$ cat flow/config.mk
export PLATFORM = sky130hd
export DESIGN_NAME = microprocessor
export DESIGN_NICKNAME = microprocessor
export VERILOG_FILES = /design/flow/design.v
export SDC_FILE = /design/flow/constraint.sdc
export NUM_CORES = 4
export LEC_CHECK = 0
export ABC_AREA = 1
export CAP_MARGIN = 20
export CELL_PAD_IN_SITES_GLOBAL_PLACEMENT = 1
export CORE_MARGIN = 2
export CORE_UTILIZATION = 58
export CTS_CLUSTER_DIAMETER = 28
export GPL_ROUTABILITY_DRIVEN = 1
export GPL_TIMING_DRIVEN = 1
export SLEW_MARGIN = 20
$ cat flow/design.v
`timescale 1ns / 1ps
module microprocessor(
  input             clk,
  input             sys_rst,
  input      [15:0] din,
  output     [15:0] dout,
  output     [15:0] imem_addr,
  input      [31:0] imem_data,
  output     [15:0] dmem_addr,
  output            dmem_we,
  input      [15:0] dmem_rdata,
  output            halted
);
reg [31:0] IR;             
reg [15:0] GPR [31:0];     
reg [15:0] SGPR;           
reg [15:0] PC;
reg sign, zero, overflow, carry;
reg jmp_flag;
reg stop;
localparam [2:0] idle            = 3'd0;   
localparam [2:0] fetch_inst      = 3'd1;   
localparam [2:0] dec_exec_inst   = 3'd2;   
localparam [2:0] next_inst       = 3'd3;   
localparam [2:0] sense_halt      = 3'd4;   
reg [2:0] state, next_state;
wire [15:0] src1 = GPR[IR[21:17]];
wire [15:0] src2 = IR[16] ? IR[15:0] : GPR[IR[15:11]];
wire [15:0] rdv  = GPR[IR[26:22]];
wire [16:0] sum     = {1'b0, src1} + {1'b0, src2};
wire [15:0] diff    = src1 - src2;
wire [31:0] mul_res = src1 * src2;
wire [15:0] quot    = (src2 == 16'd0) ? 16'hFFFF : (src1 / src2);
reg        wr_en;
reg [15:0] wr_val;
reg        jmp_n;
reg        stop_n;
always @(*) begin
  wr_en  = 1'b1;
  wr_val = rdv;
  jmp_n  = 1'b0;
  stop_n = 1'b0;
  case (IR[31:27])
    5'b00000 : wr_val = SGPR;
    5'b00001     : wr_val = IR[16] ? IR[15:0] : src1;
    5'b00010     : wr_val = sum[15:0];
    5'b00011     : wr_val = diff;
    5'b00100     : wr_val = mul_res[15:0];
    5'b00101     : wr_val = quot;
    5'b00110     : wr_val = src1 | src2;
    5'b00111    : wr_val = src1 & src2;
    5'b01000    : wr_val = src1 ^ src2;
    5'b01001   : wr_val = src1 ~^ src2;
    5'b01010   : wr_val = ~(src1 & src2);
    5'b01011    : wr_val = ~(src1 | src2);
    5'b01100    : wr_val = IR[16] ? ~IR[15:0] : ~src1;
    5'b01111 : wr_val = dmem_rdata;
    default  : wr_en = 1'b0;
  endcase
  case (IR[31:27])
    5'b10000        : jmp_n = 1'b1;
    5'b10001      : jmp_n = carry;
    5'b10011       : jmp_n = sign;
    5'b10101       : jmp_n = zero;
    5'b10111   : jmp_n = overflow;
    5'b10010    : jmp_n = ~carry;
    5'b10100     : jmp_n = ~sign;
    5'b10110     : jmp_n = ~zero;
    5'b11000 : jmp_n = ~overflow;
    5'b11001        : stop_n = 1'b1;
    default      : ;
  endcase
end
wire [15:0] rd_new = wr_en ? wr_val : rdv;
wire sign_n  = (IR[31:27] == 5'b00100) ? mul_res[31] : rd_new[15];
wire zero_n  = (IR[31:27] == 5'b00100) ? ~(|mul_res) : ~(|rd_new);
wire carry_n = (IR[31:27] == 5'b00010) ? sum[16] : 1'b0;
wire ovf_n   = (IR[31:27] == 5'b00010) ? ((~src1[15] & ~src2[15] & rd_new[15]) | (src1[15] & src2[15] & ~rd_new[15])) :
               (IR[31:27] == 5'b00011) ? ((~src1[15] & src2[15] & rd_new[15]) | (src1[15] & ~src2[15] & ~rd_new[15])) :
               1'b0;
always @(posedge clk) begin
  if (sys_rst)
    state <= idle;
  else
    state <= next_state;
end
always @(*) begin
  case (state)
    idle            : next_state = fetch_inst;
    fetch_inst      : next_state = dec_exec_inst;
    dec_exec_inst   : next_state = next_inst;
    next_inst       : next_state = sense_halt;
    sense_halt      : next_state = stop ? sense_halt : fetch_inst;
    default         : next_state = idle;
  endcase
end
always @(posedge clk) begin
  if (sys_rst) begin
    sign     <= 1'b0;
    zero     <= 1'b0;
    overflow <= 1'b0;
    carry    <= 1'b0;
    jmp_flag <= 1'b0;
    stop     <= 1'b0;
  end else begin
    case (state)
      idle: begin
        IR <= 32'h0;
        PC <= 16'd0;
      end
      fetch_inst: begin
        IR <= imem_data;
      end
      dec_exec_inst: begin
        if (wr_en)
          GPR[IR[26:22]] <= wr_val;
        if (IR[31:27] == 5'b00100)
          SGPR <= mul_res[31:16];
        sign     <= sign_n;
        zero     <= zero_n;
        carry    <= carry_n;
        overflow <= ovf_n;
        jmp_flag <= jmp_n;
        stop     <= stop_n;
      end
      next_inst: begin
        PC <= jmp_flag ? IR[15:0] : PC + 16'd1;
      end
      default: ;
    endcase
  end
end
assign imem_addr = PC;
assign dmem_addr = IR[15:0];
assign dmem_we   = (state == dec_exec_inst) && ((IR[31:27] == 5'b01101) || (IR[31:27] == 5'b01110));
assign dout      = (IR[31:27] == 5'b01110) ? din : src1;
assign halted    = stop;
endmodule
$ cat flow/run.sh
#!/bin/bash
# the make line also repeats each setting of config.mk as NAME=value (left out here)
make -C /OpenROAD-flow-scripts/flow DESIGN_CONFIG=/design/flow/config.mk WORK_HOME=/design/flow/orfs CLKGATE_MAP_FILE= finish
$ cat flow/constraint.sdc
create_clock -name core_clock -period 16.4 [get_ports {clk}]
set_input_delay 3.2800 -clock core_clock [delete_from_list [all_inputs] [get_ports {clk}]]
set_output_delay 3.2800 -clock core_clock [all_outputs]
set_load 0.01 [all_outputs]
==> results of run 1 <==
-- metal layers --
layer | routed length [um] | track usage | share of wire
met5 | 42 | 0 | 0.00018
met2 | 93500 | 0.695 | 0.41
met1 | 80400 | 0.636 | 0.35
met4 | 15100 | 0.249 | 0.067
met3 | 38200 | 0.158 | 0.17
-- layout make-up --
| class | instances | area [um^2] |
|---|---|---|
| flip-flops and latches | 602 | 17900 |
| well taps | 1165 | 1460 |
| repair buffers | 1123 | 9910 |
| diodes | 3 | 7.51 |
| fillers | 6319 | 21000 |
| clock buffers | 165 | 3690 |
| inverters | 601 | 2300 |
| multi-input cells | 5013 | 30900 |
| repair inverters | 2 | 16.3 |
| clock inverters | 102 | 1240 |
-- per-stage QoR --
stage | setup WS [ps] | instance area (um^2) | total power [mW]
6_report | -14280 | 67400 | 15.8
5_1_grt | -15910 | 67400 | 16.8
4_1_cts | -12040 | 66100 | 15.1
3_5_place_dp | -13100 | 59500 | 11.7
3_3_place_gp | -12140 | 59500 | 11.4
2_1_floorplan | -12660 | 52000 | 8.86
-- what timing repair did --
action                                  CTS  global route
endpoints found under the setup margin  225           225
endpoints found under the hold margin     0             0
pin swaps                                96           154
gates resized                            98           161
setup buffers                           155            63
gates cloned                              5             8
==> impl_metrics.py, run 1 <==
# Auto-generated metrics
metrics = {
    "timing": {
        "hold_violations": 0,
        "finalCriticalPeriod_ps": 30680,
        "worst_pin_slew_ps": 1150,
        "fin_skew_ps": 33.4,
        "layout_setup_ws_ps": -14280,
        "slew_headroom": 0.228,
        "whs_ps": 468,
        "finalMaxSlewViolations": 0,
        "clock.fmax_ghz": 0.0326,
        "final.setup.tns_ps": -1673400,
        "period_used_share": 1.87,
        "finalSetupViolCount": 225,
        "rsz0062_at_grt": "true",
    },
    "synthesis": {
        "synthArstFlopShare": 0,
        "top_cells_by_area": "edfxtp_1 (33%), nand2_1 (11%), nand3_1 (7.9%), fa_1 (7.6%), ha_1 (7.1%)",
        "top_area_frac": 0.335,
        "synth_seq_share": 0.345,
        "yosysCellCount": 6638,
        "edf_count": 576,
        "ys_sh_xor": 0.0185,
        "adder_share": 0.147,
        "most_common_cell": "nand2_1",
        "syn_area_um2": 51600,
        "synthTopLogicFamily": "simple AND/OR/NAND/NOR gates",
        "ys.flops": 602,
        "syn_inst": 6638,
        "yosys.area_share.simple": 0.265,
        "ys_chip_area_um2": 51600,
        "yosysTopAreaCell": "edfxtp_1",
        "ys_sh_mux": 0.00109,
        "synth_nets": 7193,
        "ys_sh_aoi": 0.139,
        "top_cells_by_count": "nand2_1 (1551), nand3_1 (816), nor2_1 (674), edfxtp_1 (576), inv_1 (562)",
        "avgSynthCellArea_um2": 7.78,
        "ys.flop_type": "edfxtp_1",
        "ys_types": 67,
        "yosys_warnings": 1,
    },
    "worst_hold_path": {
        "hold_depth": 2,
        "whs_endpoint": "state[3]",
        "hp-start": "state[1]",
        "worst_hold_path_type": "flip-flop to flip-flop",
    },
    "critical_path": {
        "path_depth": 240,
        "path_buffers": 24,
        "cp_top_family": "AND-OR/OR-AND gates",
        "r2r_cells": 240,
        "r2r-end": "GPR[19][0]",
        "cp_slowest_cell": "dfxtp_4",
        "required_ps": 16870,
        "crit_path_end": "GPR[19][0]",
        "end_kind": "flip-flop",
        "cp-start-kind": "flip-flop",
        "critical-path-max-stage-delay_ps": 420,
        "rrSetupSlack_ps": -14280,
        "critical_path_class": "flip-flop to flip-flop",
        "crit_path_max_fanout": 26,
        "cpMostUsedCell": "nand2_2",
        "cp.arrival_ps": 31160,
    },
    "floorplanning": {
        "die.size.y_um": 302,
        "fp-utilization": 0.584,
        "boundaryPins": 116,
        "num_rows": 109,
        "die_area_um2": 91500,
        "core_area_um2": 88400,
        "die_w_um": 302,
    },
    "layout": {
        "num-nets-final": 8041,
        "final_util": 0.762,
        "instances_no_fill": 8776,
        "areaGrowthSynthToFinish_pct": 30.4,
    },
    "pwr": {
        "switching_share": 0.465,
        "powerDensity_nw_per_um2": 234,
        "seq-power_mw": 2.19,
        "p_comb_mw": 10.7,
        "ir_drop_mv": 0.589,
        "power_frac_seq": 0.139,
        "top_power_group": "combinational cells",
        "p_sw_mw": 7.33,
        "power.internal_mw": 8.44,
        "clockPowerShare": 0.185,
        "power_leakage_nw": 29.9,
        "p_comb_frac": 0.676,
        "p_clk_mw": 2.91,
    },
    "status": {
        "outcome": "complete, but fails checks",
        "violations": "negative setup slack",
    },
    "cts": {
        "cts_hold_buf": 0,
        "clock-sinks": 602,
        "root_buffer": "clkbuf_16",
        "cts_tree": "yes",
        "ctsLongestPathBuffers": 3,
        "cts_max_level": 4,
        "numCtsBuffers": 143,
        "clock_latency_ps": 750,
        "cts.clk_slew.worst_paths_ps": 50,
    },
    "global_route": {
        "grtUsageTotal": 0.478,
        "grt_max_degree": 98,
        "grt_pass1_vias": 53900,
        "antenna_found_initial": 7,
        "grt_pass1_wl_mm": 328,
        "grt_overflow": 0,
    },
    "placement": {
        "dp.final_hpwl_mm": 146,
        "placed_cells": 8277,
        "place_congestion": 1.00,
        "port_buffers": 115,
    },
    "routing": {
        "ant_nets": 0,
        "drc_errors": 0,
        "via_per_inst": 6.51,
        "first_pass_iters": 9,
        "wirelength_mm": 227,
        "wl_per_cell_um": 25.9,
        "dr.first_iter.drc_count": 10000,
        "vias": 57200,
    },
    "job": {
        "max-cap-violations": 0,
        "warnings": 68,
    },
}
==> run 2, diff against run 1 <==
Settings changed: ABC_AREA 1 to 0, CELL_PAD_IN_SITES_GLOBAL_PLACEMENT 1 to 0, CORE_UTILIZATION 58 to 66, MAX_ROUTING_LAYER set to met4, SETUP_SLACK_MARGIN set to 3.73.
Clock period 16.4 ns to 28.9 ns, I/O delays scaled along.
==> run 2 against run 1 <==
- the run now fails in 5_1_grt
- die area decreased by 13%
- area after synthesis decreased by 1.7%
- synthesized cell count decreased by 33%
==> impl_metrics.py, run 2 <==
# Auto-generated metrics
metrics = {
    "status": {
        "outcome": "stopped before the end",
        "stop_stage": "5_1_grt",
        "error": "[ERROR GRT-0232] Routing congestion too high. Check the congestion heatmap in the GUI.",
    },
    "synthesis": {
        "top_area_frac": 0.341,
        "yosys.area_share.simple": 0.116,
        "synthTopLogicFamily": "multiplexers",
        "ys_sh_xor": 0.0159,
        "yosysCellCount": 4449,
        "synthArstFlopShare": 0,
        "edf_count": 576,
        "synth_seq_share": 0.351,
        "top_cells_by_area": "edfxtp_1 (34%), mux4_2 (15%), fa_1 (7.7%), ha_1 (7.2%), mux2i_1 (3.9%)",
        "yosys_warnings": 1,
        "syn_area_um2": 50800,
        "most_common_cell": "edfxtp_1",
        "adder_share": 0.150,
        "synth_nets": 5004,
        "ys_sh_aoi": 0.113,
        "ys.flops": 602,
        "ys_chip_area_um2": 50800,
        "avgSynthCellArea_um2": 11.4,
        "ys.flop_type": "edfxtp_1",
        "top_cells_by_count": "edfxtp_1 (576), nand2_1 (407), mux4_2 (347), nor2_1 (324), inv_1 (320)",
        "syn_inst": 4449,
        "yosysTopAreaCell": "edfxtp_1",
        "ys_sh_mux": 0.206,
        "ys_types": 112,
    },
    "cts": {
        "root_buffer": "clkbuf_16",
        "ctsLongestPathBuffers": 3,
        "cts_max_level": 3,
        "clock-sinks": 602,
        "numCtsBuffers": 117,
    },
    "floorplanning": {
        "core_area_um2": 76100,
        "fp-utilization": 0.667,
        "num_rows": 101,
        "die.size.y_um": 281,
        "die_w_um": 281,
        "boundaryPins": 116,
        "die_area_um2": 79100,
    },
    "global_route": {
        "grtUsageTotal": 0.873,
        "grt_overflow": 555,
    },
    "placement": {
        "dp.final_hpwl_mm": 143,
        "placed_cells": 5770,
        "place_congestion": 1.07,
        "port_buffers": 115,
        "dpl_worst_slack_ps": -494,
        "placed_area_um2": 55900,
    },
}
-- run 2: through the flow --
| step | power [mW] | hold slack, ps | utilization |
|---|---|---|---|
| after global placement | 6.81 | 430 | 0.735 |
| after CTS | 8.54 | 476 | 0.818 |
| after floorplan | 5.05 | 418 | - |
| after detailed placement | 6.92 | 440 | 0.735 |
-- run 2: what timing repair did --
| action | in CTS |
|---|---|
| buffers inserted | 120 |
| pin swaps | 107 |
| hold buffers | 0 |
| resized | 187 |
| gates cloned | 8 |
| endpoints found under the setup margin | 128 |
-- run 2: metal layers --
| layer | global-route usage | GRT overflow |
|---|---|---|
| met1 | 0.868 | 93 |
| met2 | 0.959 | 236 |
| met3 | 0.794 | 81 |
| met5 | - | - |
| met4 | 0.832 | 145 |
==> run 3, diff against run 2 <==
Settings changed: CELL_PAD_IN_SITES_GLOBAL_PLACEMENT 0 to 1, CORE_UTILIZATION 66 to 57, CTS_CLUSTER_DIAMETER 28 to 306, MAX_ROUTING_LAYER met4 to not set, SETUP_SLACK_MARGIN 3.73 to 4.87, TNS_END_PERCENT set to 5.
Clock period 28.9 ns to 16.3 ns, I/O delays scaled along.
==> run 3 against run 2 <==
- the layout now fails its checks (negative setup slack)
- die area increased by 16%
- area after synthesis unchanged
- synthesized cell count unchanged
==> impl_metrics.py, run 3 <==
# Auto-generated metrics
metrics = {
    "routing": {
        "wirelength_mm": 215,
        "vias": 46400,
        "via_per_inst": 6.82,
        "first_pass_iters": 7,
        "drc_errors": 0,
        "wl_per_cell_um": 31.6,
        "dr.first_iter.drc_count": 6044,
        "ant_nets": 0,
    },
    "pwr": {
        "p_sw_mw": 7.36,
        "top_power_group": "combinational cells",
        "power.internal_mw": 7.51,
        "p_clk_mw": 1.59,
        "ir_drop_mv": 1.42,
        "clockPowerShare": 0.107,
        "seq-power_mw": 2.20,
        "power_leakage_nw": 26.6,
        "p_comb_frac": 0.745,
        "power_frac_seq": 0.148,
        "p_total_mw": 14.9,
        "powerDensity_nw_per_um2": 226,
        "switching_share": 0.495,
        "p_comb_mw": 11.1,
    },
    "timing": {
        "slew_headroom": 0.112,
        "fin_skew_ps": 58.1,
        "layout_setup_ws_ps": -12290,
        "rsz0062_at_grt": "true",
        "finalSetupViolCount": 225,
        "clock.fmax_ghz": 0.0350,
        "hold_violations": 0,
        "finalCriticalPeriod_ps": 28590,
        "final.setup.tns_ps": -1576810,
        "finalMaxSlewViolations": 0,
        "period_used_share": 1.75,
        "worst_pin_slew_ps": 1320,
    },
    "global_route": {
        "grt_max_degree": 83,
        "busiest_layer": "met2",
        "grt_use_met2": 0.715,
        "grt_util_met1": 0.557,
        "grt_pass1_wl_mm": 307,
        "gr-usage-met3": 0.134,
        "grtUsageTotal": 0.468,
        "grt_pass1_vias": 45900,
        "grt_overflow": 0,
        "antenna_found_initial": 10,
    },
    "critical_path": {
        "crit_path_max_fanout": 8,
        "cp_top_family": "AND-OR/OR-AND gates",
        "cpMostUsedCell": "ha_4",
        "rrSetupSlack_ps": -12290,
        "required_ps": 16860,
        "path_buffers": 11,
        "critical_path_class": "flip-flop to flip-flop",
        "crit_path_end": "zero",
        "r2r_cells": 137,
        "cp_slowest_cell": "or4_4",
        "cp-start-kind": "flip-flop",
        "critical-path-max-stage-delay_ps": 610,
        "path_depth": 137,
        "cp.arrival_ps": 29150,
        "r2r-end": "zero",
        "end_kind": "flip-flop",
    },
    "worst_hold_path": {
        "hold_depth": 2,
        "hp-start": "IR[21]",
        "worst_hold_path_type": "flip-flop to flip-flop",
    },
    "floorplanning": {
        "boundaryPins": 116,
        "die.size.y_um": 302,
        "num_rows": 109,
        "die_area_um2": 91400,
        "fp-utilization": 0.574,
        "core_area_um2": 88400,
        "die_w_um": 302,
    },
    "synthesis": {
        "most_common_cell": "edfxtp_1",
        "yosys.area_share.simple": 0.116,
        "syn_area_um2": 50800,
        "yosysTopAreaCell": "edfxtp_1",
        "adder_share": 0.150,
        "synthArstFlopShare": 0,
        "ys_sh_aoi": 0.113,
        "ys.flops": 602,
        "avgSynthCellArea_um2": 11.4,
        "synth_nets": 5004,
        "edf_count": 576,
        "ys.flop_type": "edfxtp_1",
        "synthTopLogicFamily": "multiplexers",
        "synth_seq_share": 0.351,
        "yosysCellCount": 4449,
        "ys_chip_area_um2": 50800,
        "syn_inst": 4449,
        "yosys_warnings": 1,
        "ys_sh_mux": 0.206,
        "ys_sh_xor": 0.0159,
        "top_area_frac": 0.341,
        "top_cells_by_area": "edfxtp_1 (34%), mux4_2 (15%), fa_1 (7.7%), ha_1 (7.2%), mux2i_1 (3.9%)",
        "ys_types": 112,
        "top_cells_by_count": "edfxtp_1 (576), nand2_1 (407), mux4_2 (347), nor2_1 (324), inv_1 (320)",
    },
    "cts": {
        "ctsLongestPathBuffers": 3,
        "numCtsBuffers": 68,
        "cts.clk_slew.worst_paths_ps": 70,
        "cts_tree": "yes",
        "clock-sinks": 602,
        "cts_hold_buf": 0,
        "clock_latency_ps": 660,
        "cts_max_level": 3,
        "root_buffer": "clkbuf_16",
    },
    "job": {
        "warnings": 69,
        "max-cap-violations": 0,
    },
    "status": {
        "outcome": "complete, but fails checks",
        "violations": "negative setup slack",
    },
    "placement": {
        "place_congestion": 1.03,
        "port_buffers": 115,
        "dp.final_hpwl_mm": 151,
        "dpl_worst_slack_ps": -12520,
        "placed_cells": 6551,
    },
    "layout": {
        "num-nets-final": 6141,
        "areaGrowthSynthToFinish_pct": 29.7,
        "final_util": 0.745,
        "instances_no_fill": 6806,
    },
}
-- run 3: area by class of cell --
cell class	count	area, um^2
Clock inverter	41	468
Fill cell	5873	22500
Sequential cell	602	17800
Inverter	334	1260
Clock buffer	80	1790
Timing Repair Buffer	1330	11000
Antenna cell	4	10.0
Tap cell	1165	1460
Multi-Input combinational cell	3250	32000
-- run 3: metrics by stage --
step           area (um^2)  hold WS, ps
3_3_place_gp         61300          433
3_5_place_dp         61300          448
2_1_floorplan        51300          418
5_1_grt              65800          494
4_1_cts              65100          461
6_report             65800          454
-- run 3: layer usage --
metal / wire [um] / vias up
li1: - / 19100
met1: 70300 / 22400
met2: 94800 / 3762
met3: 28600 / 1110
met4: 21200 / 4
met5: 24 / -
-- run 3: timing repair --
item | 4_1_cts | 5_1_grt
pin swaps | 94 | 76
setup buffers | 90 | 35
gates resized | 152 | 100
gates cloned | 5 | 0
endpoints found under the setup margin | 321 | 421
==> run 4, diff against run 3 <==
Settings changed: ABC_AREA 0 to 1, CELL_PAD_IN_SITES_GLOBAL_PLACEMENT 1 to not set, CORE_UTILIZATION 57 to 64, CTS_CLUSTER_DIAMETER 306 to not set, GPL_ROUTABILITY_DRIVEN 1 to not set, GPL_TIMING_DRIVEN 1 to not set, SETUP_SLACK_MARGIN 4.87 to not set, TNS_END_PERCENT 5 to 20.
Clock period 16.3 ns to 22.9 ns, I/O delays scaled along.
==> run 4 against run 3 <==
- the flow now stops in 5_1_grt
- die area decreased by 9.2%
- synthesized cell count increased by 49%
- area after synthesis increased by 1.8%
==> impl_metrics.py, run 4 <==
# Auto-generated metrics
metrics = {
    "placement": {
        "dp.final_hpwl_mm": 143,
        "port_buffers": 115,
        "placed_area_um2": 59100,
        "place_congestion": 1.05,
    },
    "floorplanning": {
        "num_rows": 104,
        "die_w_um": 288,
        "fp-utilization": 0.644,
        "core_area_um2": 80200,
        "boundaryPins": 116,
        "die.size.y_um": 288,
        "die_area_um2": 83000,
    },
    "cts": {
        "root_buffer": "clkbuf_16",
        "clock-sinks": 602,
        "numCtsBuffers": 68,
        "cts_max_level": 3,
        "ctsLongestPathBuffers": 3,
    },
    "synthesis": {
        "yosysTopAreaCell": "edfxtp_1",
        "ys_sh_aoi": 0.139,
        "syn_area_um2": 51600,
        "synthTopLogicFamily": "simple AND/OR/NAND/NOR gates",
        "top_cells_by_count": "nand2_1 (1551), nand3_1 (816), nor2_1 (674), edfxtp_1 (576), inv_1 (562)",
        "yosysCellCount": 6638,
        "synthArstFlopShare": 0,
        "top_cells_by_area": "edfxtp_1 (33%), nand2_1 (11%), nand3_1 (7.9%), fa_1 (7.6%), ha_1 (7.1%)",
        "ys_sh_xor": 0.0185,
        "adder_share": 0.147,
        "synth_seq_share": 0.345,
        "syn_inst": 6638,
        "synth_nets": 7193,
        "ys.flop_type": "edfxtp_1",
        "ys_types": 67,
        "ys_chip_area_um2": 51600,
        "avgSynthCellArea_um2": 7.78,
        "ys_sh_mux": 0.00109,
        "yosys.area_share.simple": 0.265,
        "ys.flops": 602,
        "most_common_cell": "nand2_1",
        "edf_count": 576,
        "yosys_warnings": 1,
        "top_area_frac": 0.335,
    },
    "status": {
        "error": "[ERROR GRT-0116] Global routing finished with congestion. Check the congestion regions in the DRC Viewer.",
        "stop_stage": "5_1_grt",
        "outcome": "stopped before the end",
    },
    "global_route": {
        "grt_overflow": 2,
        "grtUsageTotal": 0.622,
    },
}
[run 4: metrics by stage]
stage | hold WS [ps] | TNS, ps | utilization | worst slack, ps | std cells
after detailed placement | 462 | -438460 | 0.738 | -6320 | 8157
after global placement | 453 | -362650 | 0.738 | -5430 | 8157
after floorplan | 435 | -408940 | - | -6160 | 6638
after CTS | 479 | -367270 | 0.799 | -5520 | 8573
[run 4: per-layer routing]
layer / track usage / overflow
met5: 0.199 / 0
met3: 0.398 / 2
met2: 0.806 / 0
met4: 0.487 / 0
met1: 0.702 / 0
[run 4: repair_timing]
item	CTS
gates cloned	7
pin swaps	119
setup endpoints to repair	97
hold buffers	0
buffers inserted	290
gates resized	97
==> run 5, diff against run 4 <==
Settings changed: CELL_PAD_IN_SITES_DETAIL_PLACEMENT set to 1, CORE_UTILIZATION 64 to 40, TNS_END_PERCENT 20 to not set.
Clock period 22.9 ns to 30.0 ns, I/O delays scaled along.
==> run 5 against run 4 <==
- now fails the layout checks on negative setup slack
- synthesized cell count stayed put
- die area is 59% higher
- area after synthesis stayed put
==> impl_metrics.py, run 5 <==
# Auto-generated metrics
metrics = {
    "critical_path": {
        "cp.arrival_ps": 32150,
        "cp_slowest_cell": "dfxtp_4",
        "rrSetupSlack_ps": -1730,
        "end_kind": "flip-flop",
        "cp_top_family": "AND-OR/OR-AND gates",
        "path_depth": 239,
        "cpMostUsedCell": "nand2_2",
        "critical-path-max-stage-delay_ps": 500,
        "r2r_cells": 239,
        "crit_path_end": "GPR[13][0]",
        "crit_path_max_fanout": 16,
        "r2r-end": "GPR[13][0]",
        "critical_path_class": "flip-flop to flip-flop",
        "required_ps": 30420,
        "path_buffers": 45,
        "cp-start-kind": "flip-flop",
    },
    "timing": {
        "finalSetupViolCount": 65,
        "worst_pin_slew_ps": 1360,
        "finalCriticalPeriod_ps": 31730,
        "clock.fmax_ghz": 0.0315,
        "layout_setup_ws_ps": -1730,
        "hold_violations": 0,
        "slew_headroom": 0.0944,
        "rsz0062_at_grt": "true",
        "finalMaxSlewViolations": 0,
        "fin_skew_ps": 92.6,
        "period_used_share": 1.06,
    },
    "synthesis": {
        "most_common_cell": "nand2_1",
        "yosys_warnings": 1,
        "yosysCellCount": 6638,
        "syn_inst": 6638,
        "ys_sh_aoi": 0.139,
        "syn_area_um2": 51600,
        "ys_sh_xor": 0.0185,
        "synthTopLogicFamily": "simple AND/OR/NAND/NOR gates",
        "synthArstFlopShare": 0,
        "yosys.area_share.simple": 0.265,
        "avgSynthCellArea_um2": 7.78,
        "top_cells_by_count": "nand2_1 (1551), nand3_1 (816), nor2_1 (674), edfxtp_1 (576), inv_1 (562)",
        "yosysTopAreaCell": "edfxtp_1",
        "ys_sh_mux": 0.00109,
        "ys_types": 67,
        "ys.flops": 602,
        "synth_nets": 7193,
        "top_cells_by_area": "edfxtp_1 (33%), nand2_1 (11%), nand3_1 (7.9%), fa_1 (7.6%), ha_1 (7.1%)",
        "synth_seq_share": 0.345,
        "adder_share": 0.147,
        "edf_count": 576,
        "top_area_frac": 0.335,
        "ys_chip_area_um2": 51600,
        "ys.flop_type": "edfxtp_1",
    },
    "status": {
        "violations": "negative setup slack",
        "outcome": "complete, but fails checks",
    },
    "routing": {
        "vias": 55200,
        "first_pass_iters": 7,
        "ant_nets": 0,
        "wl_per_cell_um": 29.2,
        "via_per_inst": 6.42,
        "drc_errors": 0,
        "wirelength_mm": 251,
        "dr.first_iter.drc_count": 7307,
    },
    "placement": {
        "dp.final_hpwl_mm": 159,
        "port_buffers": 115,
        "placed_area_um2": 56000,
        "placed_cells": 8315,
        "place_congestion": 0.972,
    },
    "cts": {
        "clock_latency_ps": 700,
        "cts_hold_buf": 0,
        "cts.clk_slew.worst_paths_ps": 60,
        "numCtsBuffers": 71,
        "clock-sinks": 602,
        "ctsLongestPathBuffers": 3,
        "root_buffer": "clkbuf_16",
        "cts_tree": "yes",
        "cts_max_level": 3,
    },
    "job": {
        "max-cap-violations": 0,
        "warnings": 71,
    },
    "global_route": {
        "grt_overflow": 0,
        "grt_pass1_wl_mm": 353,
        "antenna_found_initial": 11,
        "grt_pass1_vias": 55400,
        "grt_max_degree": 134,
        "grtUsageTotal": 0.355,
    },
    "floorplanning": {
        "boundaryPins": 116,
        "die_w_um": 363,
        "fp-utilization": 0.404,
        "num_rows": 131,
        "die.size.y_um": 363,
        "core_area_um2": 128000,
        "die_area_um2": 132000,
    },
    "pwr": {
        "p_clk_uw": 938,
        "seq-power_mw": 1.20,
        "power_leakage_nw": 26.0,
        "power_frac_seq": 0.148,
        "powerDensity_nw_per_um2": 131,
        "p_sw_mw": 4.23,
        "power.internal_mw": 3.83,
        "ir_drop_mv": 0.309,
        "top_power_group": "combinational cells",
        "switching_share": 0.524,
        "p_comb_frac": 0.735,
        "clockPowerShare": 0.116,
        "p_comb_mw": 5.92,
    },
    "layout": {
        "instances_no_fill": 8599,
        "areaGrowthSynthToFinish_pct": 18.7,
        "num-nets-final": 7432,
        "postLayoutCellArea_um2": 61300,
        "fillers": 15400,
    },
    "worst_hold_path": {
        "worst_hold_path_type": "flip-flop to flip-flop",
        "hp-start": "IR[21]",
        "hold_depth": 1,
    },
}
run 5: final cells by class:
class	count	area, um^2	share of cell area
inverter	601	2330	0.0381
clock buffer	91	1870	0.0305
sequential	602	17900	0.291
multi-input combinational	5013	31000	0.505
clock inverter	40	576	0.00939
timing repair buffer	584	5590	0.0911
tap	1662	2080	0.0339
timing repair inverter	4	43.8	0.000714
antenna	2	5.00	0.0000816
run 5: per-stage QoR:
step	util	setup WS (ps)	setup TNS, ps	total power [mW]	hold slack [ps]
after floorplan	-	12.7	0	4.81	435
after CTS	0.463	-386	-9880	7.61	453
final	0.479	-1730	-71430	8.06	444
after global routing	0.479	-3180	-162260	8.57	488
after global placement	0.438	352	0	6.30	456
after detailed placement	0.438	-1310	-43110	6.51	462
run 5: layer usage:
layer / vias up / wire (um) / global-route usage
met3: 1124 / 30500 / 0.0826
met5: - / 46 / 0
met4: 8 / 17600 / 0.205
li1: 23000 / - / -
met2: 3836 / 109000 / 0.544
met1: 27200 / 93200 / 0.459
run 5: repair_timing:
action / CTS / global route
buffers inserted: 51 / 85
pin swaps: 57 / 185
gates cloned: 6 / 11
setup endpoints to repair: 65 / 65
gates resized: 59 / 279
==> run 6, diff against run 5 <==
Settings changed: ABC_AREA 1 to not set, CELL_PAD_IN_SITES_DETAIL_PLACEMENT 1 to not set, CORE_MARGIN 2 to 9, CORE_UTILIZATION 40 to 30, HOLD_SLACK_MARGIN set to 0.16, PLACE_DENSITY_LB_ADDON set to 0.24.
==> run 6 against run 5 <==
- the run now finishes clean
- first-iteration DRC count shrank 29%
- sequential power barely moved
- critical path depth shrank 99
- register-to-register slack gained 2600 ps
- sequential cell count is the same
- worst hold slack better by 6.5 ps
- fmax is 9.0% higher
- clock skew is 63 ps lower
- largest cell class unchanged
- largest power group unchanged
==> impl_metrics.py, run 6 <==
# Auto-generated metrics
metrics = {
    "cts": {
        "clock_latency_ps": 630,
        "cts.clk_slew.worst_paths_ps": 60,
        "cts_max_level": 3,
        "cts_hold_buf": 0,
        "numCtsBuffers": 69,
        "ctsLongestPathBuffers": 3,
        "clock-sinks": 602,
        "root_buffer": "clkbuf_16",
        "cts_tree": "yes",
    },
    "pwr": {
        "p_total_mw": 8.06,
        "p_comb_mw": 5.98,
        "p_comb_frac": 0.742,
        "p_sw_mw": 4.13,
        "power.internal_mw": 3.93,
        "ir_drop_mv": 0.421,
        "power_leakage_nw": 23.1,
        "clockPowerShare": 0.109,
        "switching_share": 0.512,
        "powerDensity_nw_per_um2": 131,
        "power_frac_seq": 0.149,
        "top_power_group": "combinational cells",
        "p_clk_uw": 878,
        "seq-power_mw": 1.20,
    },
    "floorplanning": {
        "die_w_um": 429,
        "core_area_um2": 168000,
        "boundaryPins": 116,
        "die.size.y_um": 429,
        "die_area_um2": 184000,
        "num_rows": 150,
        "fp-utilization": 0.303,
    },
    "global_route": {
        "grt_pass1_wl_mm": 299,
        "antenna_found_initial": 6,
        "grt_util_met1": 0.287,
        "grt_overflow": 0,
        "busiest_layer": "met2",
        "grt_max_degree": 77,
        "gr-usage-met3": 0.0436,
        "grt_pass1_vias": 40700,
        "grt_use_met2": 0.356,
        "grtUsageTotal": 0.220,
    },
    "critical_path": {
        "r2r-end": "GPR[19][0]",
        "path_buffers": 17,
        "crit_path_end": "GPR[19][0]",
        "cp.arrival_ps": 29470,
        "required_ps": 30360,
        "cp_slowest_cell": "or4_4",
        "critical-path-max-stage-delay_ps": 540,
        "critical_path_class": "flip-flop to flip-flop",
        "end_kind": "flip-flop",
        "r2r_cells": 140,
        "cp-start-kind": "flip-flop",
        "cpMostUsedCell": "ha_1",
        "cp_top_family": "AND-OR/OR-AND gates",
        "rrSetupSlack_ps": 890,
        "path_depth": 140,
        "crit_path_max_fanout": 18,
    },
    "synthesis": {
        "syn_area_um2": 50800,
        "ys_sh_aoi": 0.113,
        "yosys.area_share.simple": 0.116,
        "ys_sh_mux": 0.206,
        "synthTopLogicFamily": "multiplexers",
        "syn_inst": 4449,
        "yosysCellCount": 4449,
        "synth_nets": 5004,
        "avgSynthCellArea_um2": 11.4,
        "ys_chip_area_um2": 50800,
        "ys.flops": 602,
        "most_common_cell": "edfxtp_1",
        "yosys_warnings": 1,
        "yosysTopAreaCell": "edfxtp_1",
        "ys_types": 112,
        "synth_seq_share": 0.351,
        "edf_count": 576,
        "top_area_frac": 0.341,
        "ys.flop_type": "edfxtp_1",
        "top_cells_by_count": "edfxtp_1 (576), nand2_1 (407), mux4_2 (347), nor2_1 (324), inv_1 (320)",
        "synthArstFlopShare": 0,
        "adder_share": 0.150,
        "top_cells_by_area": "edfxtp_1 (34%), mux4_2 (15%), fa_1 (7.7%), ha_1 (7.2%), mux2i_1 (3.9%)",
        "ys_sh_xor": 0.0159,
    },
    "layout": {
        "num-nets-final": 5448,
        "areaGrowthSynthToFinish_pct": 21.2,
        "postLayoutCellArea_um2": 61500,
        "final_util": 0.367,
        "instances_no_fill": 7154,
    },
    "worst_hold_path": {
        "hold_depth": 2,
        "hp-start": "IR[18]",
        "worst_hold_path_type": "flip-flop to flip-flop",
    },
    "timing": {
        "finalCriticalPeriod_ps": 29110,
        "finalSetupViolCount": 0,
        "whs_ps": 450,
        "layout_setup_ws_ps": 891,
        "hold_violations": 0,
        "fin_skew_ps": 29.4,
        "clock.fmax_ghz": 0.0344,
        "final.setup.tns_ps": 0,
        "period_used_share": 0.970,
        "finalMaxSlewViolations": 0,
        "slew_headroom": 0.202,
        "worst_pin_slew_ps": 1190,
    },
    "routing": {
        "via_per_inst": 5.84,
        "first_pass_iters": 7,
        "ant_nets": 0,
        "dr.first_iter.drc_count": 5172,
        "vias": 41800,
        "wl_per_cell_um": 30.0,
        "wirelength_mm": 214,
        "drc_errors": 0,
    },
    "placement": {
        "dpl_worst_slack_ps": -458,
        "dp.final_hpwl_mm": 154,
        "place_congestion": 0.941,
        "placed_area_um2": 57200,
        "placed_cells": 6939,
        "port_buffers": 115,
    },
    "status": {
        "outcome": "timing/DRC/antenna clean",
    },
    "job": {
        "warnings": 63,
        "max-cap-violations": 0,
    },
}
run 6: cell type report:
type	instances	area, um^2
Antenna cell	3	7.51
Sequential cell	602	17800
Multi-Input combinational cell	3251	31700
Tap cell	2204	2760
Clock inverter	44	512
Fill cell	16400	106000
Inverter	334	1250
Timing Repair Buffer	635	5560
Clock buffer	81	1810
run 6: timing repair:
item,CTS,global route
setup endpoints to repair,33,65
gates cloned,0,13
pin swaps,3,111
setup buffers,4,72
resized,10,232
run 6: per-layer routing:
metal  routed length, um  part of all wire  vias to the layer above
li1                    -                 -                    17700
met4               11300             0.053                        6
met1               83700              0.39                    21200
met2               98900              0.46                     2267
met3               20500             0.095                      507
met5                  42           0.00020                        -
==> run 7, diff against run 6 <==
Settings changed: CORE_MARGIN 9 to 2, CORE_UTILIZATION 30 to 9, HOLD_SLACK_MARGIN 0.16 to not set, PLACE_DENSITY_LB_ADDON 0.24 to not set.
Clock period 30.0 ns to 31.1 ns, I/O delays scaled along.
==> run 7 against run 6 <==
- still clean on timing, DRC and antenna
- sequential power down 3%
- fmax down 2.4%
- first-iteration DRC count grew 2.1%
- die area went up to 3.1 times the previous value
==> impl_metrics.py, run 7 <==
# Auto-generated metrics
metrics = {
    "floorplanning": {
        "fp-utilization": 0.0904,
        "die.size.y_um": 755,
        "core_area_um2": 561000,
        "die_area_um2": 570000,
        "boundaryPins": 116,
        "num_rows": 275,
        "die_w_um": 755,
    },
    "synthesis": {
        "ys_sh_aoi": 0.113,
        "edf_count": 576,
        "synth_seq_share": 0.351,
        "top_area_frac": 0.341,
        "ys_sh_xor": 0.0159,
        "syn_area_um2": 50800,
        "top_cells_by_count": "edfxtp_1 (576), nand2_1 (407), mux4_2 (347), nor2_1 (324), inv_1 (320)",
        "most_common_cell": "edfxtp_1",
        "ys_types": 112,
        "avgSynthCellArea_um2": 11.4,
        "synthArstFlopShare": 0,
        "syn_inst": 4449,
        "yosys.area_share.simple": 0.116,
        "ys_sh_mux": 0.206,
        "yosysTopAreaCell": "edfxtp_1",
        "adder_share": 0.150,
        "ys.flop_type": "edfxtp_1",
        "ys_chip_area_um2": 50800,
        "synth_nets": 5004,
        "synthTopLogicFamily": "multiplexers",
        "ys.flops": 602,
        "yosys_warnings": 1,
        "yosysCellCount": 4449,
        "top_cells_by_area": "edfxtp_1 (34%), mux4_2 (15%), fa_1 (7.7%), ha_1 (7.2%), mux2i_1 (3.9%)",
    },
    "critical_path": {
        "path_buffers": 12,
        "cp_slowest_cell": "or4b_2",
        "cp-start-kind": "flip-flop",
        "end_kind": "flip-flop",
        "critical-path-max-stage-delay_ps": 630,
        "r2r-end": "GPR[7][0]",
        "crit_path_end": "GPR[7][0]",
        "r2r_cells": 136,
        "critical_path_class": "flip-flop to flip-flop",
        "crit_path_max_fanout": 32,
        "cpMostUsedCell": "ha_1",
        "cp.arrival_ps": 30190,
        "required_ps": 31450,
        "cp_top_family": "AND-OR/OR-AND gates",
        "rrSetupSlack_ps": 1260,
        "path_depth": 136,
    },
    "timing": {
        "slew_headroom": 0.189,
        "finalSetupViolCount": 0,
        "period_used_share": 0.959,
        "finalMaxSlewViolations": 0,
        "hold_violations": 0,
        "clock.fmax_ghz": 0.0335,
        "fin_skew_ps": 34.6,
        "finalCriticalPeriod_ps": 29840,
        "worst_pin_slew_ps": 1180,
    },
    "routing": {
        "route.met2.wl_mm": 91.3,
        "drc_errors": 0,
        "wirelength_mm": 204,
        "vias": 41500,
        "m1WireLength_mm": 74.3,
        "ant_nets": 0,
        "route.met3.wl_mm": 24.0,
        "first_pass_iters": 7,
        "dr.first_iter.drc_count": 5280,
        "wl_per_cell_um": 16.7,
        "via_per_inst": 3.39,
        "top_layer": "met5",
    },
    "worst_hold_path": {
        "hold_depth": 2,
        "worst_hold_path_type": "flip-flop to flip-flop",
        "hp-start": "IR[19]",
    },
    "layout": {
        "num-nets-final": 5231,
        "instances_no_fill": 12200,
        "areaGrowthSynthToFinish_pct": 29.3,
        "postLayoutCellArea_um2": 65600,
    },
    "cts": {
        "numCtsBuffers": 68,
        "cts.clk_slew.worst_paths_ps": 60,
        "cts_tree": "yes",
        "cts_max_level": 3,
        "root_buffer": "clkbuf_16",
        "ctsLongestPathBuffers": 3,
        "clock-sinks": 602,
        "clock_latency_ps": 640,
    },
    "placement": {
        "place_congestion": 0.952,
        "placed_cells": 12000,
        "placed_area_um2": 62500,
        "port_buffers": 115,
        "dp.final_hpwl_mm": 148,
    },
    "pwr": {
        "seq-power_mw": 1.16,
        "p_comb_mw": 5.07,
        "top_power_group": "combinational cells",
        "ir_drop_mv": 0.250,
        "p_clk_uw": 827,
        "clockPowerShare": 0.117,
        "switching_share": 0.490,
        "powerDensity_nw_per_um2": 108,
        "power.internal_mw": 3.60,
        "power_leakage_nw": 21.9,
        "power_frac_seq": 0.164,
        "p_comb_frac": 0.719,
        "p_sw_mw": 3.46,
    },
    "global_route": {
        "grtUsageTotal": 0.0684,
        "antenna_found_initial": 29,
        "grt_pass1_wl_mm": 289,
        "grt_max_degree": 79,
        "grt_pass1_vias": 40100,
        "grt_overflow": 0,
    },
    "job": {
        "warnings": 64,
        "max-cap-violations": 0,
    },
    "status": {
        "outcome": "timing/DRC/antenna clean",
    },
}
-- run 7: metal layers --
metal | GRT usage | up-vias
met5 | 0 | -
met4 | 0.0444 | 20
met3 | 0.0194 | 719
met2 | 0.107 | 2687
met1 | 0.0817 | 20700
li1 | - | 17300
-- run 7: area by class of cell --
class | instances | area (um^2)
inverter | 334 | 1250
antenna | 24 | 60.1
fill | 63400 | 496000
timing repair buffer | 421 | 3700
sequential | 602 | 17800
clock inverter | 38 | 402
multi-input combinational | 3249 | 31100
tap | 7479 | 9360
clock buffer | 85 | 1860
-- run 7: stage by stage --
step	util	power [mW]	worst slack [ps]	hold slack, ps	TNS [ps]
floorplan	-	4.66	106	418	0
global placement	0.111	6.06	-220	439	-7180
detailed placement	0.111	6.08	-336	449	-11010
CTS	0.116	6.95	47.5	459	0
global route	0.117	7.65	-185	480	-5780
finish	0.117	7.06	1260	452	0
-- run 7: what timing repair did --
| action | CTS | global route |
|---|---|---|
| endpoints found under the setup margin | 33 | 65 |
| setup buffers | 11 | 25 |
| hold buffers | 0 | 0 |
| cloned | 0 | 1 |
| pin swaps | 1 | 32 |
| gates resized | 4 | 107 |
==> run 8, diff against run 7 <==
Settings changed: CORE_UTILIZATION 9 to 30, SETUP_SLACK_MARGIN set to -2.0.
Clock period 31.1 ns to 29.4 ns, I/O delays scaled along.
==> run 8 against run 7 <==
- now fails the layout checks on negative setup slack
- largest cell class unchanged
- critical path type unchanged
- fmax up 0.40%
- sequential power up 5%
- register-to-register slack worse by 1600 ps
- clock-buffer cell count down 9
- utilization up 25 points
- cell count down 40%
- first-iteration DRC count up 4.1%
- die area down 70%
- sequential cell count unchanged
- critical path depth down 2
- critical endpoint is now GPR[10][0]
- clock power up 4.5%
- via count up 2.7%
==> impl_metrics.py, run 8 <==
# Auto-generated metrics
metrics = {
    "global_route": {
        "grt_max_degree": 95,
        "grt_pass1_vias": 42000,
        "antenna_found_initial": 11,
        "grt_pass1_wl_mm": 299,
        "grtUsageTotal": 0.236,
        "grt_overflow": 0,
    },
    "routing": {
        "via_per_inst": 5.82,
        "drc_errors": 0,
        "wirelength_mm": 209,
        "dr.first_iter.drc_count": 5497,
        "vias": 42600,
        "wl_per_cell_um": 28.6,
        "first_pass_iters": 6,
        "ant_nets": 0,
    },
    "floorplanning": {
        "die.size.y_um": 415,
        "die_area_um2": 172000,
        "die_w_um": 415,
        "num_rows": 150,
        "boundaryPins": 116,
        "core_area_um2": 168000,
        "fp-utilization": 0.303,
    },
    "critical_path": {
        "cpMostUsedCell": "ha_1",
        "cp_top_family": "AND-OR/OR-AND gates",
        "end_kind": "flip-flop",
        "rrSetupSlack_ps": -320,
        "crit_path_max_fanout": 20,
        "critical-path-max-stage-delay_ps": 630,
        "r2r-end": "GPR[10][0]",
        "cp-start-kind": "flip-flop",
        "r2r_cells": 134,
        "cp_slowest_cell": "or4b_2",
        "critical_path_class": "flip-flop to flip-flop",
        "required_ps": 29770,
        "path_buffers": 15,
        "crit_path_end": "GPR[10][0]",
        "path_depth": 134,
        "cp.arrival_ps": 30090,
    },
    "timing": {
        "finalCriticalPeriod_ps": 29720,
        "fin_skew_ps": 28.9,
        "clock.fmax_ghz": 0.0337,
        "final.setup.tns_ps": -10100,
        "whs_ps": 483,
        "hold_violations": 0,
        "worst_pin_slew_ps": 1310,
        "layout_setup_ws_ps": -318,
        "finalMaxSlewViolations": 0,
        "period_used_share": 1.01,
        "finalSetupViolCount": 33,
        "slew_headroom": 0.117,
    },
    "job": {
        "max-cap-violations": 0,
        "warnings": 63,
    },
    "placement": {
        "place_congestion": 0.985,
        "dp.final_hpwl_mm": 151,
        "dpl_worst_slack_ps": -1060,
        "port_buffers": 115,
    },
    "synthesis": {
        "ys_sh_xor": 0.0159,
        "synth_seq_share": 0.351,
        "yosys.area_share.simple": 0.116,
        "ys_sh_mux": 0.206,
        "yosysCellCount": 4449,
        "synthArstFlopShare": 0,
        "avgSynthCellArea_um2": 11.4,
        "syn_inst": 4449,
        "top_area_frac": 0.341,
        "ys.flop_type": "edfxtp_1",
        "most_common_cell": "edfxtp_1",
        "ys_chip_area_um2": 50800,
        "ys_sh_aoi": 0.113,
        "top_cells_by_area": "edfxtp_1 (34%), mux4_2 (15%), fa_1 (7.7%), ha_1 (7.2%), mux2i_1 (3.9%)",
        "top_cells_by_count": "edfxtp_1 (576), nand2_1 (407), mux4_2 (347), nor2_1 (324), inv_1 (320)",
        "syn_area_um2": 50800,
        "ys_types": 112,
        "synth_nets": 5004,
        "synthTopLogicFamily": "multiplexers",
        "ys.flops": 602,
        "yosys_warnings": 1,
        "yosysTopAreaCell": "edfxtp_1",
        "adder_share": 0.150,
        "edf_count": 576,
    },
    "worst_hold_path": {
        "worst_hold_path_type": "flip-flop to flip-flop",
        "hp-start": "IR[20]",
        "hold_depth": 2,
    },
    "layout": {
        "areaGrowthSynthToFinish_pct": 21.7,
        "final_util": 0.368,
        "num-nets-final": 5615,
        "fillers": 16200,
    },
    "cts": {
        "cts.clk_slew.worst_paths_ps": 60,
        "cts_tree": "yes",
        "clock-sinks": 602,
        "root_buffer": "clkbuf_16",
        "numCtsBuffers": 69,
        "clock_latency_ps": 650,
        "cts_max_level": 3,
        "ctsLongestPathBuffers": 3,
        "cts_hold_buf": 0,
    },
    "pwr": {
        "p_comb_frac": 0.740,
        "ir_drop_mv": 0.320,
        "p_comb_mw": 5.93,
        "powerDensity_nw_per_um2": 130,
        "seq-power_mw": 1.22,
        "power.internal_mw": 3.92,
        "top_power_group": "combinational cells",
        "power_leakage_nw": 23.8,
        "switching_share": 0.511,
        "p_clk_uw": 864,
        "p_total_mw": 8.01,
        "power_frac_seq": 0.152,
        "p_sw_mw": 4.09,
        "clockPowerShare": 0.108,
    },
    "status": {
        "outcome": "complete, but fails checks",
        "violations": "negative setup slack",
    },
}
==> run 8: final cells by class <==
type | count | area, um^2 | share of cell area
multi-input cells | 3249 | 30900 | 0.500
flip-flops and latches | 602 | 17800 | 0.289
repair buffers | 804 | 6760 | 0.110
well taps | 2204 | 2760 | 0.0447
clock buffers | 76 | 1750 | 0.0284
inverters | 334 | 1250 | 0.0203
clock inverters | 49 | 473 | 0.00766
diodes | 3 | 7.51 | 0.000122
==> run 8: repair_timing <==
item	in CTS	in global routing
gates resized	0	60
endpoints found under the setup margin	0	65
buffers inserted	0	12
==> run 8: layer usage <==
layer,track usage,vias to the layer above,wire [um]
li1,-,18100,-
met1,0.302,21400,79800
met2,0.372,2534,94700
met3,0.0467,575,21100
met4,0.135,8,13800
met5,0,-,56
==> run 8: per-stage QoR <==
stage / cells / instance area (um^2)
after global placement: 7182 / 59100
after global routing: 7319 / 61700
after CTS: 7307 / 61300
final: 7321 / 61700
after detailed placement: 7182 / 59100
after floorplan: 4449 / 50800
==> run 9, diff against run 8 <==
Settings changed: CAP_MARGIN 20 to 40, CORE_UTILIZATION 30 to 70, CTS_CLUSTER_DIAMETER set to 189, CTS_CLUSTER_SIZE set to 100, SETUP_SLACK_MARGIN -2.0 to 5.0.
Clock period 29.4 ns to 24.6 ns, I/O delays scaled along.
==> run 9 against run 8 <==
- area after synthesis did not move
- the run now fails in 5_1_grt
- synthesized cell count unchanged
- die area down 57%
==> impl_metrics.py, run 9 <==
# Auto-generated metrics
metrics = {
    "synthesis": {
        "avgSynthCellArea_um2": 11.4,
        "most_common_cell": "edfxtp_1",
        "top_area_frac": 0.341,
        "ys.flop_type": "edfxtp_1",
        "synthArstFlopShare": 0,
        "yosys.area_share.simple": 0.116,
        "yosys_warnings": 1,
        "ys_sh_xor": 0.0159,
        "edf_count": 576,
        "synth_seq_share": 0.351,
        "synthTopLogicFamily": "multiplexers",
        "adder_share": 0.150,
        "ys_sh_aoi": 0.113,
        "yosysTopAreaCell": "edfxtp_1",
        "ys.flops": 602,
        "ys_sh_mux": 0.206,
        "synth_nets": 5004,
        "ys_types": 112,
        "ys_chip_area_um2": 50800,
        "yosysCellCount": 4449,
        "top_cells_by_area": "edfxtp_1 (34%), mux4_2 (15%), fa_1 (7.7%), ha_1 (7.2%), mux2i_1 (3.9%)",
        "syn_inst": 4449,
        "top_cells_by_count": "edfxtp_1 (576), nand2_1 (407), mux4_2 (347), nor2_1 (324), inv_1 (320)",
        "syn_area_um2": 50800,
    },
    "cts": {
        "ctsLongestPathBuffers": 3,
        "numCtsBuffers": 10,
        "root_buffer": "clkbuf_16",
        "clock-sinks": 602,
        "cts_hold_buf": 0,
        "cts_max_level": 1,
    },
    "floorplanning": {
        "boundaryPins": 116,
        "num_rows": 98,
        "core_area_um2": 71600,
        "fp-utilization": 0.709,
        "die_w_um": 273,
        "die.size.y_um": 273,
        "die_area_um2": 74700,
    },
    "global_route": {
        "grtUsageTotal": 0.871,
        "grt_overflow": 207,
    },
    "placement": {
        "place_congestion": 1.09,
        "port_buffers": 115,
        "dp.final_hpwl_mm": 160,
        "dpl_worst_slack_ps": -4320,
    },
    "status": {
        "stop_stage": "5_1_grt",
        "outcome": "stopped before the end",
        "error": "[ERROR GRT-0232] Routing congestion too high. Check the congestion heatmap in the GUI.",
    },
}
==> run 9: timing repair <==
item / CTS
endpoints found under the setup margin: 193
cloned: 4
setup buffers: 75
resized: 149
pin swaps: 81
==> run 9: through the flow <==
step,hold WS [ps],TNS (ps),util,instance area [um^2],cells
2_1_floorplan,418,-264330,-,51300,4449
3_3_place_gp,427,-193670,0.836,59800,6191
3_5_place_dp,444,-285520,0.840,60100,6207
4_1_cts,397,-175900,0.864,61900,6302
==> run 9: routing by layer <==
layer  GRT overflow  track usage
met1             16        0.860
met2             82        0.966
met3             11        0.801
met4             94        0.865
met5              4        0.608
==> run 10, diff against run 9 <==
Settings changed: ABC_AREA set to 0, CAP_MARGIN 40 to 20, CORE_UTILIZATION 70 to 72, CTS_CLUSTER_DIAMETER 189 to not set, CTS_CLUSTER_SIZE 100 to 24, PLACE_DENSITY_LB_ADDON set to 0.0, SETUP_SLACK_MARGIN 5.0 to not set.
Clock period 24.6 ns to 13.5 ns, I/O delays scaled along.
==> run 10 against run 9 <==
- the flow stops in 4_1_cts
- synthesized cell count unchanged
- area after synthesis unchanged
- die area down 2.7%
==> impl_metrics.py, run 10 <==
# Auto-generated metrics
metrics = {
    "placement": {
        "port_buffers": 115,
        "place_congestion": 1.08,
        "placed_cells": 6252,
        "placed_area_um2": 60400,
        "dp.final_hpwl_mm": 166,
    },
    "synthesis": {
        "synth_nets": 5004,
        "ys.flop_type": "edfxtp_1",
        "ys.flops": 602,
        "ys_sh_xor": 0.0159,
        "edf_count": 576,
        "avgSynthCellArea_um2": 11.4,
        "synth_seq_share": 0.351,
        "most_common_cell": "edfxtp_1",
        "ys_sh_aoi": 0.113,
        "top_area_frac": 0.341,
        "ys_chip_area_um2": 50800,
        "yosys_warnings": 1,
        "top_cells_by_area": "edfxtp_1 (34%), mux4_2 (15%), fa_1 (7.7%), ha_1 (7.2%), mux2i_1 (3.9%)",
        "top_cells_by_count": "edfxtp_1 (576), nand2_1 (407), mux4_2 (347), nor2_1 (324), inv_1 (320)",
        "adder_share": 0.150,
        "ys_sh_mux": 0.206,
        "yosys.area_share.simple": 0.116,
        "synthArstFlopShare": 0,
        "yosysTopAreaCell": "edfxtp_1",
        "syn_inst": 4449,
        "ys_types": 112,
        "syn_area_um2": 50800,
        "synthTopLogicFamily": "multiplexers",
        "yosysCellCount": 4449,
    },
    "status": {
        "outcome": "stopped before the end",
        "stop_stage": "4_1_cts",
        "error": "[ERROR DPL-0033] detailed placement checks failed during check placement.",
    },
    "floorplanning": {
        "die_area_um2": 72600,
        "die.size.y_um": 270,
        "fp-utilization": 0.726,
        "boundaryPins": 116,
        "num_rows": 97,
        "core_area_um2": 69900,
        "die_w_um": 270,
    },
}
run 10: stage by stage:
| stage | power, mW | hold slack (ps) | utilization | worst slack, ps |
|---|---|---|---|---|
| 3_3_place_gp | 14.6 | 427 | 0.863 | -14420 |
| 2_1_floorplan | 10.8 | 418 | - | -15710 |
| 3_5_place_dp | 15.2 | 477 | 0.864 | -15770 |
==> run 11, diff against run 10 <==
Settings changed: CAP_MARGIN 20 to 0, CELL_PAD_IN_SITES_GLOBAL_PLACEMENT set to 1, CORE_ASPECT_RATIO set to 0.6, CORE_UTILIZATION 72 to 25, CTS_CLUSTER_DIAMETER set to 182, CTS_CLUSTER_SIZE 24 to not set, GPL_ROUTABILITY_DRIVEN set to 0, GPL_TIMING_DRIVEN set to 1, PLACE_DENSITY_LB_ADDON 0.0 to 0.26, SETUP_SLACK_MARGIN set to -0.78, SLEW_MARGIN 20 to 0.
Clock period 13.5 ns to 25.8 ns, I/O delays scaled along.
==> run 11 against run 10 <==
- the layout now fails its checks (negative setup slack)
- die area grew to 2.8 times the previous value
- synthesized cell count is the same
- area after synthesis is the same
==> impl_metrics.py, run 11 <==
# Auto-generated metrics
metrics = {
    "status": {
        "outcome": "complete, but fails checks",
        "violations": "negative setup slack",
    },
    "critical_path": {
        "cp_slowest_cell": "mux4_2",
        "cp_top_family": "AND-OR/OR-AND gates",
        "crit_path_max_fanout": 16,
        "path_depth": 147,
        "required_ps": 26250,
        "crit_path_end": "GPR[1][0]",
        "cp-start-kind": "flip-flop",
        "r2r-end": "GPR[1][0]",
        "cpMostUsedCell": "ha_1",
        "r2r_cells": 147,
        "end_kind": "flip-flop",
        "critical-path-max-stage-delay_ps": 500,
        "path_buffers": 17,
        "cp.arrival_ps": 29550,
        "critical_path_class": "flip-flop to flip-flop",
        "rrSetupSlack_ps": -3300,
    },
    "job": {
        "warnings": 66,
        "max-cap-violations": 0,
    },
    "floorplanning": {
        "die_area_um2": 207000,
        "fp-utilization": 0.251,
        "die_w_um": 586,
        "die.size.y_um": 353,
        "num_rows": 128,
        "core_area_um2": 202000,
        "boundaryPins": 116,
    },
    "global_route": {
        "grt_pass1_wl_mm": 348,
        "grtUsageTotal": 0.238,
        "antenna_found_initial": 17,
        "grt_pass1_vias": 43400,
        "grt_max_degree": 76,
        "grt_overflow": 0,
    },
    "timing": {
        "clock.fmax_ghz": 0.0344,
        "slew_headroom": 0.0729,
        "period_used_share": 1.13,
        "finalCriticalPeriod_ps": 29100,
        "rsz0062_at_grt": "true",
        "layout_setup_ws_ps": -3300,
        "hold_violations": 0,
        "finalSetupViolCount": 97,
        "finalMaxSlewViolations": 0,
        "fin_skew_ps": 34.5,
        "worst_pin_slew_ps": 1350,
    },
    "routing": {
        "via_per_inst": 5.43,
        "ant_nets": 0,
        "first_pass_iters": 6,
        "wirelength_mm": 251,
        "drc_errors": 0,
        "wl_per_cell_um": 30.1,
        "dr.first_iter.drc_count": 6286,
        "vias": 45300,
    },
    "synthesis": {
        "ys_types": 112,
        "top_cells_by_count": "edfxtp_1 (576), nand2_1 (407), mux4_2 (347), nor2_1 (324), inv_1 (320)",
        "ys.flop_type": "edfxtp_1",
        "adder_share": 0.150,
        "syn_area_um2": 50800,
        "ys_sh_mux": 0.206,
        "yosysTopAreaCell": "edfxtp_1",
        "ys_sh_xor": 0.0159,
        "top_area_frac": 0.341,
        "synthArstFlopShare": 0,
        "syn_inst": 4449,
        "yosysCellCount": 4449,
        "top_cells_by_area": "edfxtp_1 (34%), mux4_2 (15%), fa_1 (7.7%), ha_1 (7.2%), mux2i_1 (3.9%)",
        "ys_chip_area_um2": 50800,
        "yosys.area_share.simple": 0.116,
        "ys.flops": 602,
        "most_common_cell": "edfxtp_1",
        "synth_nets": 5004,
        "ys_sh_aoi": 0.113,
        "edf_count": 576,
        "yosys_warnings": 1,
        "synth_seq_share": 0.351,
        "avgSynthCellArea_um2": 11.4,
        "synthTopLogicFamily": "multiplexers",
    },
    "pwr": {
        "powerDensity_nw_per_um2": 140,
        "p_comb_frac": 0.743,
        "p_comb_mw": 6.99,
        "ir_drop_mv": 0.454,
        "power.internal_mw": 4.62,
        "seq-power_mw": 1.39,
        "power_leakage_nw": 26.4,
        "power_frac_seq": 0.148,
        "switching_share": 0.509,
        "p_sw_mw": 4.79,
        "p_clk_mw": 1.02,
        "top_power_group": "combinational cells",
        "clockPowerShare": 0.109,
    },
    "worst_hold_path": {
        "hp-start": "IR[19]",
        "hold_depth": 2,
        "worst_hold_path_type": "flip-flop to flip-flop",
    },
    "placement": {
        "dpl_worst_slack_ps": -4340,
        "dp.final_hpwl_mm": 186,
        "port_buffers": 115,
        "placed_cells": 8167,
    },
    "cts": {
        "cts_hold_buf": 0,
        "numCtsBuffers": 61,
        "clock_latency_ps": 710,
        "cts_tree": "yes",
        "cts.clk_slew.worst_paths_ps": 70,
        "ctsLongestPathBuffers": 3,
        "clock-sinks": 602,
        "root_buffer": "clkbuf_16",
        "cts_max_level": 2,
    },
    "layout": {
        "final_util": 0.332,
        "areaGrowthSynthToFinish_pct": 32.4,
        "fillers": 20400,
        "num-nets-final": 6113,
        "instances_no_fill": 8343,
    },
}
[run 11: per-stage QoR]
step	hold slack (ps)	power [mW]	instance area [um^2]	TNS, ps
5_1_grt	490	10.1	67200	-301170
3_5_place_dp	433	8.12	63700	-270910
2_1_floorplan	418	5.65	51300	-161730
3_3_place_gp	438	8.16	63700	-231180
6_report	445	9.41	67200	-186140
4_1_cts	448	9.26	67000	-157570
[run 11: cell type report]
type                       count  area [um^2]  share of cell area
clock buffer                  74         1600              0.0237
clock inverter                41          622             0.00925
multi-input combinational   3249        31700               0.471
tap                         2730         3420              0.0508
antenna                        3         7.51            0.000112
sequential                   602        17800               0.266
timing repair buffer        1310        10800               0.161
inverter                     334         1250              0.0187
[run 11: what timing repair did]
action                                  CTS  global route
endpoints found under the setup margin   97            97
resized                                 120            36
cloned                                    3             0
pin swaps                                59            30
setup buffers                            51             5
[run 11: layer usage]
metal | part of all wire | GRT usage
met5 | 0.00030 | 0
met4 | 0.016 | 0.0323
met3 | 0.14 | 0.0928
met2 | 0.36 | 0.295
met1 | 0.48 | 0.381
==> run 12, diff against run 11 <==
Settings changed: ABC_AREA 0 to not set, CAP_MARGIN 0 to 20, CELL_PAD_IN_SITES_GLOBAL_PLACEMENT 1 to not set, CORE_ASPECT_RATIO 0.6 to not set, CORE_UTILIZATION 25 to 66, CTS_CLUSTER_DIAMETER 182 to not set, GPL_ROUTABILITY_DRIVEN 0 to not set, GPL_TIMING_DRIVEN 1 to not set, MAX_ROUTING_LAYER set to met4, PLACE_DENSITY_LB_ADDON 0.26 to not set, SETUP_SLACK_MARGIN -0.78 to not set, SLEW_MARGIN 0 to 20, TNS_END_PERCENT set to 5.
Clock period 25.8 ns to 26.2 ns, I/O delays scaled along.
==> run 12 against run 11 <==
- the flow now stops in 5_1_grt
- synthesized cell count unchanged
- die area decreased by 62%
- area after synthesis unchanged
==> impl_metrics.py, run 12 <==
# Auto-generated metrics
metrics = {
    "status": {
        "outcome": "stopped before the end",
        "stop_stage": "5_1_grt",
        "error": "[ERROR GRT-0232] Routing congestion too high. Check the congestion heatmap in the GUI.",
    },
    "global_route": {
        "grtUsageTotal": 0.852,
        "grt_overflow": 299,
    },
    "floorplanning": {
        "core_area_um2": 76100,
        "num_rows": 101,
        "die_w_um": 281,
        "boundaryPins": 116,
        "fp-utilization": 0.667,
        "die.size.y_um": 281,
        "die_area_um2": 79100,
    },
    "synthesis": {
        "yosysTopAreaCell": "edfxtp_1",
        "synthTopLogicFamily": "multiplexers",
        "ys_chip_area_um2": 50800,
        "ys.flop_type": "edfxtp_1",
        "yosysCellCount": 4449,
        "ys_sh_aoi": 0.113,
        "yosys.area_share.simple": 0.116,
        "yosys_warnings": 1,
        "ys_sh_xor": 0.0159,
        "adder_share": 0.150,
        "syn_area_um2": 50800,
        "top_cells_by_area": "edfxtp_1 (34%), mux4_2 (15%), fa_1 (7.7%), ha_1 (7.2%), mux2i_1 (3.9%)",
        "ys_sh_mux": 0.206,
        "syn_inst": 4449,
        "edf_count": 576,
        "synthArstFlopShare": 0,
        "top_area_frac": 0.341,
        "ys_types": 112,
        "synth_nets": 5004,
        "ys.flops": 602,
        "synth_seq_share": 0.351,
        "avgSynthCellArea_um2": 11.4,
        "most_common_cell": "edfxtp_1",
        "top_cells_by_count": "edfxtp_1 (576), nand2_1 (407), mux4_2 (347), nor2_1 (324), inv_1 (320)",
    },
    "placement": {
        "placed_area_um2": 60200,
        "place_congestion": 1.07,
        "dp.final_hpwl_mm": 149,
        "port_buffers": 115,
    },
    "cts": {
        "cts_max_level": 3,
        "numCtsBuffers": 66,
        "root_buffer": "clkbuf_16",
        "clock-sinks": 602,
        "ctsLongestPathBuffers": 3,
    },
}
run 12: layer usage:
metal,GRT overflow,global-route usage
met2,111,0.942
met1,34,0.853
met3,49,0.759
met5,-,-
met4,105,0.812
run 12: through the flow:
stage                      util  worst slack, ps  cells
after floorplan               -            -3010   4449
after global placement    0.791            -1840   6309
after detailed placement  0.791            -2510   6309
after CTS                 0.835            -1880   6477
run 12: timing repair:
action / in CTS
buffers inserted: 45
pin swaps: 67
gates resized: 129
hold buffers: 0
cloned: 4
endpoints found under the setup margin: 97
Power and IR drop assume default switching activity.
